07-06:
// asx_soupbintcp_itch
module asx_soupbintcp_itch (
    input  wire        clk,
    input  wire        rst,
    input  wire        ip_payload_valid,
    input  wire [7:0]  ip_payload_data,
    input  wire        ip_payload_start,
    input  wire        ip_payload_end,
    output wire [15:0] tcp_src_port,
    output wire [15:0] tcp_dst_port,
    output wire [31:0] tcp_seq_num,
    output wire [31:0] tcp_ack_num,
    output wire [3:0] tcp_data_offset,
    output wire [7:0] tcp_flags,
    output wire [15:0] tcp_window,
    output wire tcp_flag_syn,
    output wire tcp_flag_ack,
    output wire tcp_flag_fin,
    output wire tcp_flag_rst,
    output wire tcp_flag_psh,
    output wire tcp_header_valid,
    output wire tcp_parse_error,
    output wire session_active,
    output wire [63:0] session_sequence,
    output wire [7:0] pkt_type,
    output wire pkt_type_valid,
    output wire pkt_heartbeat,
    output wire pkt_login_accepted,
    output wire pkt_login_rejected,
    output wire pkt_end_session,
    output wire [31:0] seq_data_count,
    output wire [31:0] heartbeat_count,
    output wire parse_error,
    output wire msg_valid,
    output wire [7:0] msg_type,
    output wire msg_error,
    output wire [31:0] timestamp,
    output wire [63:0] order_id,
    output wire [31:0] orderbook_id,
    output wire side,
    output wire add_order_valid,
    output wire add_order_start,
    output wire [63:0] quantity,
    output wire [31:0] price,
    output wire [15:0] order_attributes,
    output wire order_executed_valid,
    output wire [63:0] exec_quantity,
    output wire order_cancel_valid,
    output wire order_delete_valid,
    output wire order_replace_valid,
    output wire directory_valid,
    output wire system_event_valid,
    output wire [7:0] event_code,
    output wire [31:0] total_messages,
    output wire [31:0] parse_errors
);
Settings: LEC_CHECK=0, ABC_AREA=1, CAP_MARGIN=20, CORE_MARGIN=7, CORE_UTILIZATION=68, CTS_CLUSTER_SIZE=56, MIN_ROUTING_LAYER=met2, PLACE_DENSITY_LB_ADDON=0.18, SLEW_MARGIN=30, TNS_END_PERCENT=80; clock period 4.99 ns.
run.sh (not shown) runs the stock make flow with config.mk's settings and CLKGATE_MAP_FILE=.
In the summary table, 07-06 is marked failed, with error GRT-0232 raised in global routing (5_1_grt).
The inputs of 09-12 differ from those of 07-06 as listed below.
- swapping 7 for 2 in CORE_MARGIN
- putting CORE_ASPECT_RATIO at 1.33 where nothing was set
- swapping 30 for 20 in SLEW_MARGIN
- clearing CTS_CLUSTER_SIZE, which used to be 56
- clearing MIN_ROUTING_LAYER, which used to be met2
- clearing PLACE_DENSITY_LB_ADDON, which used to be 0.18
- swapping 68 for 62 in CORE_UTILIZATION
- clearing TNS_END_PERCENT, which used to be 80
- swapping 4.99 for 2.56 in the clock period (ns, I/O delays scaled along)
Results
Every stage of 09-12 finished as expected; the final checks, on the other hand, flagged negative setup slack, which means the layout fails.
Compared with 07-06, in 09-12 die size essentially unchanged; placed standard-cell area moved up.
The site row count of 09-12 exceeds that of 07-06 by 16.
09-12 -> 07-06: instance tally after logic synthesis delta 0, exact match
Compared with 07-06, 09-12 shows a count of buffers added by post-CTS timing repair for setup that is 3 higher.
09-12 vs 07-06 — number of placed cells counting well taps climbed by a few percent
Diff 07-06 and 09-12: final weighted congestion of routability-driven global placement higher in 07-06
Diff 07-06 -> 09-12: height of the die has increased; number of CTS-inserted buffers down 2.7%; synthesized area closely matched the old numbers.

---

job 5175:
Starting RTL as in the previous note.
==> flow/config.mk <==
export PLATFORM = sky130hd
export DESIGN_NAME = asx_soupbintcp_itch
export DESIGN_NICKNAME = asx_soupbintcp_itch
export VERILOG_FILES = /design/flow/design.v
export SDC_FILE = /design/flow/constraint.sdc
export NUM_CORES = 4
export LEC_CHECK = 0
export ABC_AREA = 0
export CAP_MARGIN = 20
export CELL_PAD_IN_SITES_GLOBAL_PLACEMENT = 1
export CORE_MARGIN = 7
export CORE_UTILIZATION = 51
export CTS_CLUSTER_SIZE = 56
export GPL_TIMING_DRIVEN = 0
export HOLD_SLACK_MARGIN = 0.09
export MIN_ROUTING_LAYER = met2
export PLACE_DENSITY_LB_ADDON = 0.18
export SLEW_MARGIN = 30
export TNS_END_PERCENT = 80
==> flow/constraint.sdc <==
create_clock -name core_clock -period 2.22 [get_ports {clk}]
set_input_delay 0.4440 -clock core_clock [delete_from_list [all_inputs] [get_ports {clk}]]
set_output_delay 0.4440 -clock core_clock [all_outputs]
set_load 0.01 [all_outputs]
The flow for job 5175 finished, though final verification flagged setup timing.
Edits applied to the flow inputs when going from job 5175 to job 7983:
Settings: CTS_CLUSTER_SIZE now 20, was 56; GPL_TIMING_DRIVEN now 1, was 0; PLACE_DENSITY_LB_ADDON now 0.22, was 0.18; CORE_MARGIN now 9, was 7; GPL_ROUTABILITY_DRIVEN now 0, previously not set; CELL_PAD_IN_SITES_DETAIL_PLACEMENT now 2, previously not set.
Notes after the runs:
- Although it ran to completion, job 5175 produced a layout that fails the final checks because of setup timing.
- Status(job 7983) = ERROR, stage = detailed placement
- On area after synthesis, job 7983 and job 5175 are basically level.
- Diff job 5175..job 7983 | portion of netlist area occupied by mux cells | unchanged
- The horizontal die dimension in job 7983 sits about 1.6% above the value recorded for job 5175.
Edits applied to the flow inputs when going from job 7983 to job 8104:
Settings: a deleted GPL_TIMING_DRIVEN that had been 1; a change of CTS_CLUSTER_SIZE from 20 to 56; a deleted GPL_ROUTABILITY_DRIVEN that had been 0; a deleted CELL_PAD_IN_SITES_GLOBAL_PLACEMENT that had been 1; a change of PLACE_DENSITY_LB_ADDON from 0.22 to 0.18; a change of CORE_MARGIN from 9 to 7; a deleted CELL_PAD_IN_SITES_DETAIL_PLACEMENT that had been 2; a change of the clock period (ns, I/O delays scaled along) from 2.22 to 4.99.
[summary]
Both conditions hold for job 8104: the flow ran to the end and the final layout passed the timing, design-rule and antenna checks. Vertical extent of the die: job 8104 lower than job 7983. Max standard-cell row count across job 8104 and job 7983: job 8104. Compared with job 7983, job 8104 improves die size.
Modified inputs, job 4331 compared to job 8104
Settings: SLEW_MARGIN changed from 30 to 20; ABC_AREA removed (was 0); CTS_CLUSTER_SIZE removed (was 56); HOLD_SLACK_MARGIN removed (was 0.09); PLACE_DENSITY_LB_ADDON removed (was 0.18); MIN_ROUTING_LAYER removed (was met2); CORE_UTILIZATION changed from 51 to 71; TNS_END_PERCENT removed (was 80); CORE_MARGIN changed from 7 to 2; the clock period (ns, I/O delays scaled along) changed from 4.99 to 3.63.
==> results <==
- Job 4331 never completed, since it errored out during global routing.
- As far as adder-cell share of the synthesized area goes, job 4331 and job 8104 are indistinguishable; the numbers are identical.
- Diff job 8104..job 4331 | average cell area after synthesis | unchanged
- Between job 8104 and job 4331, the flow reports x dimension of the die decreasing by more than 10%.
- Relative to job 8104, the vertical extent of the die measured on job 4331 has decreased by more than 10%.
- NOTE number of CTS-inserted buffers job 8104->job 4331 decreased by a few percent
The inputs of job 6277 differ from those of job 4331 as listed below.
Settings: CORE_UTILIZATION changed from 71 to 40; the clock period (ns, I/O delays scaled along) changed from 3.63 to 3.83.
==> comparison <==
Job 6277 did not stop at any stage, and its layout met the timing, design-rule and antenna checks. Compared to job 4331, job 6277 has placed instance count 11% higher. Summary of job 6277 over job 4331: placed standard-cell area went up, simple-gate area share of the yosys netlist ~0 delta, pre-CTS setup slack went up.
